== alpha ==
## top
module top
(
  clk,
  rst,
  x,
  en,
  epx,
  sinhx,
  coshx,
  valid
);
input             clk;
input             rst;
input      [31:0] x;
input             en;
output reg [31:0] epx;
       reg [31:0] enx;
output reg [31:0] sinhx;
output reg [31:0] coshx;
output reg        valid;
wire [2047:0] lookupp;
wire [2047:0] lookupn;
wire   [31:0] w_sinhx;
wire   [31:0] w_coshx;
wire   [63:0] w_epx;
wire   [63:0] w_enx;
wire          w_valid;
wire          validp;
wire          validn;
cordicp epos (
  .x      (x),
  .clk    (clk),
  .rst    (rst),
  .en     (en),
  .lookup (lookupp),
  .y      (w_epx),
  .valid  (validp)
);
cordicn eneg (
  .x      (x),
  .clk    (clk),
  .rst    (rst),
  .en     (en),
  .lookup (lookupn),
  .y      (w_enx),
  .valid  (validn)
);
always @ (posedge clk) begin
  if (rst == 1'b1) begin
    epx   <= 32'b0;
    enx   <= 32'b0;
    sinhx <= 32'b0;
    coshx <= 32'b0;
    valid <=  1'b0;
  end else begin
  if (validp == 1'b1)
    epx <= w_epx[47:16];
  if (validn == 1'b1)
    enx <= w_enx[47:16];
  sinhx <= w_sinhx;
  coshx <= w_coshx;
  valid <= w_valid;
  end
end
assign w_sinhx = (w_epx [47:16] - w_enx [47:16]) >> 1;
assign w_coshx = (w_epx [47:16] + w_enx [47:16]) >> 1;
assign w_valid = validn & validp;
assign lookupp = { 
  ...
==> flow/config.mk <==
export PLATFORM = sky130hd
export DESIGN_NAME = top
export DESIGN_NICKNAME = top
export VERILOG_FILES = /design/flow/design.v
export SDC_FILE = /design/flow/constraint.sdc
export NUM_CORES = 4
export LEC_CHECK = 0
export CAP_MARGIN = 20
export CORE_MARGIN = 2
export CORE_UTILIZATION = 38
export PLACE_DENSITY = 0.6
export SLEW_MARGIN = 20
==> flow/constraint.sdc <==
create_clock -name core_clock -period 7.66 [get_ports {clk}]
set_input_delay 1.5320 -clock core_clock [delete_from_list [all_inputs] [get_ports {clk}]]
set_output_delay 1.5320 -clock core_clock [all_outputs]
set_load 0.01 [all_outputs]
run.sh (not shown) runs the stock make flow with config.mk's settings and CLKGATE_MAP_FILE=.
For beta, these inputs were changed with respect to alpha:
- putting CTS_CLUSTER_SIZE at 10 where nothing was set
- putting ABC_AREA at 1 where nothing was set
- putting CORE_ASPECT_RATIO at 1.32 where nothing was set
- swapping 38 for 72 in CORE_UTILIZATION
- putting CTS_CLUSTER_DIAMETER at 258 where nothing was set
- swapping 7.66 for 3.78 in the clock period (ns, I/O delays scaled along)
### Flow results
FAIL beta @ 4_1_cts: tool exited with error
As of beta, x dimension of the die had fallen by more than a quarter compared to alpha.
Relative to alpha, the pre-CTS setup slack of beta is lower by 1.48 ns.
From alpha to beta the numbers moved as follows: synthesis area per yosys higher, adder and majority cell fraction of the synthesized area down 1.3 points.
Modified inputs, gamma compared to beta
- CTS_CLUSTER_DIAMETER no longer set, was 258
- CORE_ASPECT_RATIO no longer set, was 1.32
- ABC_AREA no longer set, was 1
- CTS_CLUSTER_SIZE no longer set, was 10
- CORE_UTILIZATION now 40, was 72
- the clock period (ns, I/O delays scaled along) now 8.0, was 3.78
Findings:
gamma | stages: all done | timing, DRC, antenna: all pass
beta → gamma: synthesized area has decreased; number of cell rows has increased; area fraction in and, or, nand and nor cells after synthesis has decreased; per-instance average area after synthesis has increased.
Per the comparison of gamma with beta, count of instantiated cells in the yosys netlist saw a decrease, die area saw an increase, register bit total from synthesis saw little to no change, area fraction in compound gates saw an increase.
Of gamma and beta, it is gamma that has the lower chip area in the Yosys report.
What gamma reported for height of the chip has to be multiplied by 0.926 to get the figure for beta.
Compared with beta, gamma shows synthesized cell count that has gone down by more than a quarter.
Modified inputs, delta compared to gamma
- PLACE_DENSITY no longer set, was 0.6
- CORE_UTILIZATION now 63, was 40
- the clock period (ns, I/O delays scaled along) now 3.18, was 8.0
## What came out
- delta | ERROR | 4_1_cts
- Compared with gamma, in delta post-placement worst setup slack dropped 3.35 ns, initial standard-cell utilization of the core up 23 points, total placed instance area has increased, instance tally after logic synthesis did not really move.
- In delta relative to gamma, core footprint had gone down by more than a quarter.
- Taking gamma as the reference point, the chip area of delta falls by about 36%.
Modified inputs, epsilon compared to delta
- CORE_UTILIZATION now 58, was 63
- the clock period (ns, I/O delays scaled along) now 6.51, was 3.18
--- outcome ---
- The flow ran to completion for all of delta and epsilon but delta, which stopped partway.
- delta did not finish; a tool error ended it in 4_1_cts.
- In terms of synthesized cell count, delta and epsilon differ only marginally.
- Against delta, epsilon comes in 18% lower on post-placement cell count.
- Relative to delta, the cell row count measured on epsilon has increased by a few percent.
- Taking epsilon over delta, the area enclosed by the die boundary ratio works out to 1.08.
- Between delta and epsilon, the die outline width is lower for delta.
- [epsilon vs delta] die height: higher in epsilon
- Re adder-cell share of the synthesized area: no difference whatsoever between epsilon and delta.
- Of epsilon and delta, it is epsilon that has the lower floorplan core density.
- The final RePlAce weighted congestion of epsilon falls short of that of delta by 0.091.
- Looking at delta and epsilon, the synthesized area divided by synthesized cell count is a wash.

* * *

v30:
Starting RTL as in the previous note.
clock: 6.51 ns
lec_check: 0
cap_margin: 20
core_margin: 2
core_utilization: 72
cts_cluster_diameter: 46
cts_cluster_size: 40
max_routing_layer: met4
place_density_lb_addon: 0.26
setup_slack_margin: 0.6
slew_margin: 20
The flow ended early for v30: it failed with a tool error in global routing.
## Diff of input files: v51 against v30
Settings: an added PLACE_DENSITY of 0.6; a deleted SETUP_SLACK_MARGIN that had been 0.6; a change of CORE_UTILIZATION from 72 to 40; a deleted MAX_ROUTING_LAYER that had been met4; a deleted CTS_CLUSTER_DIAMETER that had been 46; a deleted PLACE_DENSITY_LB_ADDON that had been 0.26; a deleted CTS_CLUSTER_SIZE that had been 40; a change of the clock period (ns, I/O delays scaled along) from 6.51 to 7.66.
Notes after the runs:
v51 went all the way through synthesis, placement and routing and the layout is clean on timing, DRC and antenna. v51 ended with less buffer count from post-CTS setup fixing than v30. Horizontal extent of the die for v51: 34% up relative to v30. Diff v30 -> v51: pre-CTS setup slack grew by 410 ps; effective utilization at floorplan shrank by 33 points; post-CTS resize count lost 56. v51 against v30: xor-xnor portion of the synthesized cell area about even; post-detailed-placement half-perimeter wirelength now sits higher. v51 and v30 ended up with nearly the same basic-gate share of the synthesized area counting and, or, nand and nor cells. v30 → v51: number of buffers inserted during clock tree synthesis saw a decrease, die size now sits higher.
Setup changes, v51 to v27
Settings: CORE_UTILIZATION: 40 -> 72; PLACE_DENSITY: 0.6 -> 0.79; CTS_CLUSTER_SIZE: unset -> 20; the clock period (ns, I/O delays scaled along): 7.66 -> 3.18.
### Flow results
v27 failed in detailed placement with DPL-0033.
Diff v51 -> v27 | die size | decrease of 44%
The higher fraction of the core area occupied by cells at floorplan of v27 and v51 is in v27.
From v51 to v27 the numbers moved as follows: area fraction in xor and xnor cells did not really move; global placement routability congestion went up; area of the synthesized netlist per yosys stat did not really move; number of flip-flops and latches in the synthesized netlist did not really move.
From v27 to v51, synthesized area did not move at all.
Compared with v51, v27 shows total number of placement rows lower by about 26%.
The floorplan die width of v27 is lower than that of v51.
> inputs changed (v27 -> v31)
Settings: CORE_UTILIZATION changed from 72 to 70; CTS_CLUSTER_DIAMETER newly set to 80; PLACE_DENSITY removed (was 0.79); CTS_CLUSTER_SIZE removed (was 20); the clock period (ns, I/O delays scaled along) changed from 3.18 to 2.59.
==> results <==
The runs compared here, v27 and v31, all ended either early or with open violations.
v27 did not finish; a tool error ended it in detailed placement.
Going from v27 to v31, core area now larger; height of the die increased by 1.4% relative to the old numbers; final weighted congestion in routability-driven placement has increased; die size has increased.
The following lists how v43 was set up differently from v31:
Settings: CTS_CLUSTER_DIAMETER removed (was 80); CORE_UTILIZATION changed from 70 to 58; the clock period (ns, I/O delays scaled along) changed from 2.59 to 6.53.
==> results <==
v43: full flow OK, the timing, DRC and antenna checks passed
Area of the placeable core: v43 worse than v31
Against v31, v43 comes in 3750 ps higher on post-placement worst setup slack.
Looking only at number of standard-cell rows in the floorplan, and setting everything else aside, the lower value of v43 and v31 goes to v31.
For v8, these inputs were changed with respect to v43:
Settings: changing CORE_UTILIZATION from 58 to 72; setting SETUP_SLACK_MARGIN to 1.86 for the first time; setting CTS_CLUSTER_DIAMETER to 356 for the first time; setting CTS_CLUSTER_SIZE to 100 for the first time; setting PLACE_DENSITY to 0.6 for the first time; changing the clock period (ns, I/O delays scaled along) from 6.53 to 6.24.
Notes after the runs:
- v8 terminated abnormally: global routing reported GRT-0116.
- Number of instances resized during post-cts repair in v8 is 442 higher than in v43
- When v8 is measured against v43, its final RePlAce weighted congestion turns out 0.089 higher.
- The run showing the greater total core area is v43.

* * *

The RTL this note starts from:
==> flow/design.v <==
module cordicp(
  x,
  clk,
  rst,
  en,
  lookup,
  y,
  valid);
input [31:0] x;
input clk;
input en;
input rst;
input [2047:0] lookup;
wire [63:0] tab [31:0];
output reg [63:0] y;
output reg valid;
reg [63:0] x_reg;
reg [4:0] counter;
reg [1:0] state;
  parameter E_IDLE  = 2'd0;
  parameter E_CALC  = 2'd1;
always @ (posedge clk) begin
  if (rst == 1'b1) begin
    x_reg <= {16'h00, x, 16'h00};
    y <= 64'h0000_0001_0000_0000;  
    counter <= 4'b0;
    valid <= 1'b0;
    state <= E_IDLE;
  end else begin
  case (state)
    E_IDLE: begin
      x_reg <= {16'h00, x, 16'h00};
      valid <= 1'b0;
      if (en == 1'b1) begin
        state <= E_CALC;
        y <= 64'h0000_0001_0000_0000;  
      end
    end
    E_CALC: begin
      counter <= counter+1;
      if (x_reg > tab[counter]) begin
        x_reg <= x_reg - tab[counter];
        if (counter < 5'd16)
          y <= y << (5'd16 - counter);
        else
          y <= y + (y >> (counter - 5'd15));
      end
      if (counter == 5'd31) begin
        state <= E_IDLE;
        valid <= 1'b1;
      end
    end
  endcase
  end
end
genvar i;
generate
  for (i=0; i<32; i=i+1) begin : U
    assign tab[31-i] = lookup[(i*64+63):i*64];
  end
endgenerate
endmodule
module cordicn(
  x,
  clk,
  rst,
  en,
  lookup,
  y,
  valid);
input [31:0] x;
input clk;
input en;
input rst;
input [2047:0] lookup;
wire [63:0] tab [31:0];
output reg [63:0] y;
output reg valid;
reg [63:0] x_reg;
reg [4:0] counter;
reg [1:0] state;
  parameter E_IDLE  = 2'd0;
  parameter E_CALC  = 2'd1;
always @ (posedge clk) begin
  if (rst == 1'b1) begin
    x_reg <= {16'h00, x, 16'h00};
    y <= 64'h0000_0001_0000_0000;  
    counter <= 4'b0;
    valid <= 1'b0;
    state <= E_IDLE;
  end else begin
  case (state)
    E_IDLE: begin
      x_reg <= {16'h00, x, 16'h00};
      valid <= 1'b0;
      if (en == 1'b1) begin
        state <= E_CALC;
        y <= 64'h0000_0001_0000_0000;  
      end
    end
    E_CALC: begin
      counter <= counter+1;
      if (x_reg > tab[counter]) begin
        x_reg <= x_reg - tab[counter];
        if (counter < 5'd16)
          y <= y >> (5'd16 - counter);
        else
          y <= y - (y >> (counter - 5'd14));
      end
      if (counter == 5'd31) begin
        state <= E_IDLE;
        valid <= 1'b1;
      end 
    end
  endcase
  end
end
genvar i;
generate
  for (i=0; i<32; i=i+1) begin : U
    assign tab[31-i] = lookup[(i*64+63):i*64];
  end
endgenerate
endmodule
module top
(
  clk,
  rst,
  x,
  en,
  epx,
  sinhx,
  coshx,
  valid
);
input             clk;
input             rst;
input      [31:0] x;
input             en;
output reg [31:0] epx;
       reg [31:0] enx;
output reg [31:0] sinhx;
output reg [31:0] coshx;
output reg        valid;
wire [2047:0] lookupp;
wire [2047:0] lookupn;
wire   [31:0] w_sinhx;
wire   [31:0] w_coshx;
wire   [63:0] w_epx;
wire   [63:0] w_enx;
wire          w_valid;
wire          validp;
wire          validn;
cordicp epos (
  .x      (x),
  .clk    (clk),
  .rst    (rst),
  .en     (en),
  .lookup (lookupp),
  .y      (w_epx),
  .valid  (validp)
);
cordicn eneg (
  .x      (x),
  .clk    (clk),
  .rst    (rst),
  .en     (en),
  .lookup (lookupn),
  .y      (w_enx),
  .valid  (validn)
);
always @ (posedge clk) begin
  if (rst == 1'b1) begin
    epx   <= 32'b0;
    enx   <= 32'b0;
    sinhx <= 32'b0;
    coshx <= 32'b0;
    valid <=  1'b0;
  end else begin
  if (validp == 1'b1)
    epx <= w_epx[47:16];
  if (validn == 1'b1)
    enx <= w_enx[47:16];
  sinhx <= w_sinhx;
  coshx <= w_coshx;
  valid <= w_valid;
  end
end
assign w_sinhx = (w_epx [47:16] - w_enx [47:16]) >> 1;
assign w_coshx = (w_epx [47:16] + w_enx [47:16]) >> 1;
assign w_valid = validn & validp;
assign lookupp = { 
  64'h0000_000B_1721_7F7D,    
  64'h0000_000A_65AF_6785,    
  64'h0000_0009_B43D_4F8D,    
  64'h0000_0009_02CB_3795,    
  64'h0000_0008_5159_1F9D,    
  64'h0000_0007_9FE7_07A6,    
  64'h0000_0006_EE74_EFAE,    
  64'h0000_0006_3D02_D7B6,    
  64'h0000_0005_8B90_BFBE,    
  64'h0000_0004_DA1E_A7C6,    
  64'h0000_0004_28AC_8FCE,    
  64'h0000_0003_773A_77D7,    
  64'h0000_0002_C5C8_5FDF,   
  64'h0000_0002_1456_47E7,   
  64'h0000_0001_62E4_2FEF,   
  64'h0000_0000_B172_17F7,   
  64'h0000_0000_67CC_8FB2,   
  64'h0000_0000_391F_EF8F,   
  64'h0000_0000_1E27_076E,  
  64'h0000_0000_0F85_1860, 
  64'h0000_0000_07E0_A6C3, 
  64'h0000_0000_03F8_1516, 
  64'h0000_0000_01FE_02A6, 
  64'h0000_0000_00FF_8055, 
  64'h0000_0000_007F_E00A,
  64'h0000_0000_003F_F801,
  64'h0000_0000_001F_FE00,
  64'h0000_0000_000F_FF80,
  64'h0000_0000_0007_FFE0,
  64'h0000_0000_0003_FFF8,
  64'h0000_0000_0001_FFFE,
  64'h0000_0000_0000_FFFF
  };
assign lookupn = {
    64'h0000_000B_1721_7F7D,      
    64'h0000_000A_65AF_6785,      
    64'h0000_0009_B43D_4F8D,      
    64'h0000_0009_02CB_3795,      
    64'h0000_0008_5159_1F9D,      
    64'h0000_0007_9FE7_07A6,      
    64'h0000_0006_EE74_EFAE,      
    64'h0000_0006_3D02_D7B6,      
    64'h0000_0005_8B90_BFBE,      
    64'h0000_0004_DA1E_A7C6,      
    64'h0000_0004_28AC_8FCE,      
    64'h0000_0003_773A_77D7,      
    64'h0000_0002_C5C8_5FDF,     
    64'h0000_0002_1456_47E7,     
    64'h0000_0001_62E4_2FEF,     
    64'h0000_0000_B172_17F7, 
    64'h0000_0000_49A5_8844, 
    64'h0000_0000_222F_1D04, 
    64'h0000_0000_1085_98B5, 
    64'h0000_0000_0820_AEC4, 
    64'h0000_0000_0408_1596,
    64'h0000_0000_0202_02AE,
    64'h0000_0000_0100_8055,
    64'h0000_0000_0080_200A,
    64'h0000_0000_0040_0801,
    64'h0000_0000_0020_0200,
    64'h0000_0000_0010_0080,
    64'h0000_0000_0008_0020,
    64'h0000_0000_0004_0008,
    64'h0000_0000_0002_0002,
    64'h0000_0000_0001_0000,
    64'h0000_0000_0000_8000
    };
endmodule
clock: 3.18 ns
lec_check: 0
abc_area: 1
cap_margin: 20
core_margin: 2
core_utilization: 72
cts_cluster_diameter: 232
cts_cluster_size: 20
place_density: 0.79
setup_slack_margin: 0.28
slew_margin: 20
The starting point stopped in 4_1_cts.
Rerun with:
Settings changed: ABC_AREA 1 to unset, CTS_CLUSTER_DIAMETER 232 to 378, CTS_CLUSTER_SIZE 20 to unset, PLACE_DENSITY 0.79 to 0.6, SETUP_SLACK_MARGIN 0.28 to unset, TNS_END_PERCENT set to 5.
Clock period 3.18 ns to 4.06 ns, I/O delays scaled along.
The new run did not get past 4_1_cts with DPL-0038.
Synthesized area goes down by 14%.
Die size goes down by 14%.
Synthesized cell count goes down by 36%.
Rerun with:
Settings changed: CORE_UTILIZATION 72 to 46, CTS_CLUSTER_DIAMETER 378 to unset, TNS_END_PERCENT 5 to unset.
Clock period 4.06 ns to 5.08 ns, I/O delays scaled along.
=> This time the run finished with setup timing left. Area after synthesis stays the same. Die area climbs by 55%. Synthesized cell count does not change.
